== maple ==
==> flow/design.v (excerpt) <==
module chip_to_symbol 
(
input logic         i_clk,
input logic         i_rst_n,
input logic         i_stream,
input logic         i_stream_valid,
output logic [3:0]  o_symbol,
output logic        o_symbol_valid       
);
clock: 4.49 ns
lec_check: 0
abc_area: 0
cap_margin: 20
cell_pad_in_sites_detail_placement: 0
cell_pad_in_sites_global_placement: 0
core_aspect_ratio: 1.37
core_margin: 2
core_utilization: 49
cts_cluster_diameter: 245
cts_cluster_size: 94
gpl_timing_driven: 1
place_density: 0.5
slew_margin: 35
tns_end_percent: 20
run.sh (not shown) runs the stock make flow with config.mk's settings and CLKGATE_MAP_FILE=.
maple -> stages 100% | layout checks FAIL | negative setup slack
> inputs changed (maple -> amber)
-- flow/config.mk --
<<< maple, line 11
export CELL_PAD_IN_SITES_GLOBAL_PLACEMENT = 0
export CORE_ASPECT_RATIO = 1.37
export CORE_MARGIN = 2
export CORE_UTILIZATION = 49
export CTS_CLUSTER_DIAMETER = 245
export CTS_CLUSTER_SIZE = 94
export GPL_TIMING_DRIVEN = 1
export PLACE_DENSITY = 0.5
export SLEW_MARGIN = 35
export TNS_END_PERCENT = 20
>>> amber, line 11
export CELL_PAD_IN_SITES_GLOBAL_PLACEMENT = 0
export CORE_MARGIN = 2
export CORE_UTILIZATION = 72
export CTS_CLUSTER_DIAMETER = 378
export GPL_TIMING_DRIVEN = 1
export MAX_ROUTING_LAYER = met4
export PLACE_DENSITY = 0.6
export SLEW_MARGIN = 35
==> flow/constraint.sdc <==
create_clock -name core_clock -period 3.02 [get_ports {i_clk}]
set_input_delay 0.6040 -clock core_clock [delete_from_list [all_inputs] [get_ports {i_clk}]]
set_output_delay 0.6040 -clock core_clock [all_outputs]
set_load 0.01 [all_outputs]
## What came out
Cell resize tally after clock tree synthesis (maple / amber): 0.69. In amber, core region area is lower than in maple. Going from maple to amber, floorplan core density grows by 24 points. The flow ended early for amber: it failed with a tool error in global routing. maple: complete, dirty (negative setup slack). Per the comparison of amber with maple, share of the yosys chip area belonging to registers comparable, die span in y went down by 29%.
Input changes introduced in harbor (baseline for comparison: amber):
-- flow/config.mk --
<<< amber, line 7
export LEC_CHECK = 0
export ABC_AREA = 0
export CAP_MARGIN = 20
export CELL_PAD_IN_SITES_DETAIL_PLACEMENT = 0
>>> harbor, line 7
export LEC_CHECK = 0
export ABC_AREA = 1
export CAP_MARGIN = 0
export CELL_PAD_IN_SITES_DETAIL_PLACEMENT = 0
<<< amber, line 14
export CTS_CLUSTER_DIAMETER = 378
export GPL_TIMING_DRIVEN = 1
export MAX_ROUTING_LAYER = met4
>>> harbor, line 14
export CTS_CLUSTER_DIAMETER = 378
export CTS_CLUSTER_SIZE = 49
export GPL_TIMING_DRIVEN = 1
export HOLD_SLACK_MARGIN = 0.3
export MAX_ROUTING_LAYER = met4
==> flow/constraint.sdc <==
create_clock -name core_clock -period 2.35 [get_ports {i_clk}]
set_input_delay 0.4700 -clock core_clock [delete_from_list [all_inputs] [get_ports {i_clk}]]
set_output_delay 0.4700 -clock core_clock [all_outputs]
set_load 0.01 [all_outputs]
Results
harbor against amber: effective utilization at floorplan went up; cell count in the Yosys report went up; register share after synthesis went up.
Between harbor and amber, adder and majority gate portion of the synthesized area is higher for harbor, amber comes in under that.
amber fits on a die that is larger than the die of harbor.
The area after synthesis of harbor falls short of that of amber by 5.1%.
Comparing harbor and amber, the higher synthesis area per yosys was measured on amber.
Relative to amber, xor/xnor cell area share of the yosys netlist has gone down in harbor.
Compared with amber, in harbor number of distinct library cells after synthesis saw a decrease, number of top-level pins now sits at about the same level.
Tool error DPL-0038 stopped harbor during clock tree synthesis; no final results.
diff inputs: harbor => lagoon
==> flow/config.mk <==
export PLATFORM = sky130hd
export DESIGN_NAME = chip_to_symbol
export DESIGN_NICKNAME = chip_to_symbol
export VERILOG_FILES = /design/flow/design.v
export SDC_FILE = /design/flow/constraint.sdc
export NUM_CORES = 4
export LEC_CHECK = 0
export CAP_MARGIN = 20
export CORE_MARGIN = 2
export CORE_UTILIZATION = 72
export SETUP_SLACK_MARGIN = -0.57
export SLEW_MARGIN = 20
==> flow/constraint.sdc <==
create_clock -name core_clock -period 9.16 [get_ports {i_clk}]
set_input_delay 1.8320 -clock core_clock [delete_from_list [all_inputs] [get_ports {i_clk}]]
set_output_delay 1.8320 -clock core_clock [all_outputs]
set_load 0.01 [all_outputs]
### Flow results
- lagoon closes out successfully: all stages finished, all timing, DRC and antenna checks passed.
- Diff harbor -> lagoon: horizontal die dimension increased 2.6%, number of cells produced by synthesis dropped about 8%, die area has increased.
Modified inputs, fjord compared to lagoon
-- flow/config.mk --
<<< lagoon, line 9
export CORE_MARGIN = 2
export CORE_UTILIZATION = 72
export SETUP_SLACK_MARGIN = -0.57
export SLEW_MARGIN = 20
>>> fjord, line 9
export CORE_MARGIN = 2
export CORE_UTILIZATION = 40
export SLEW_MARGIN = 20
==> flow/constraint.sdc <==
create_clock -name core_clock -period 7.27 [get_ports {i_clk}]
set_input_delay 1.4540 -clock core_clock [delete_from_list [all_inputs] [get_ports {i_clk}]]
set_output_delay 1.4540 -clock core_clock [all_outputs]
set_load 0.01 [all_outputs]
[summary]
- fjord vs. lagoon: arrival time at the worst endpoint went up by 20 ps.
- Area used by multi-input combinational logic: fjord vs lagoon identical
- The synthesized cell count was comparable across lagoon and fjord.
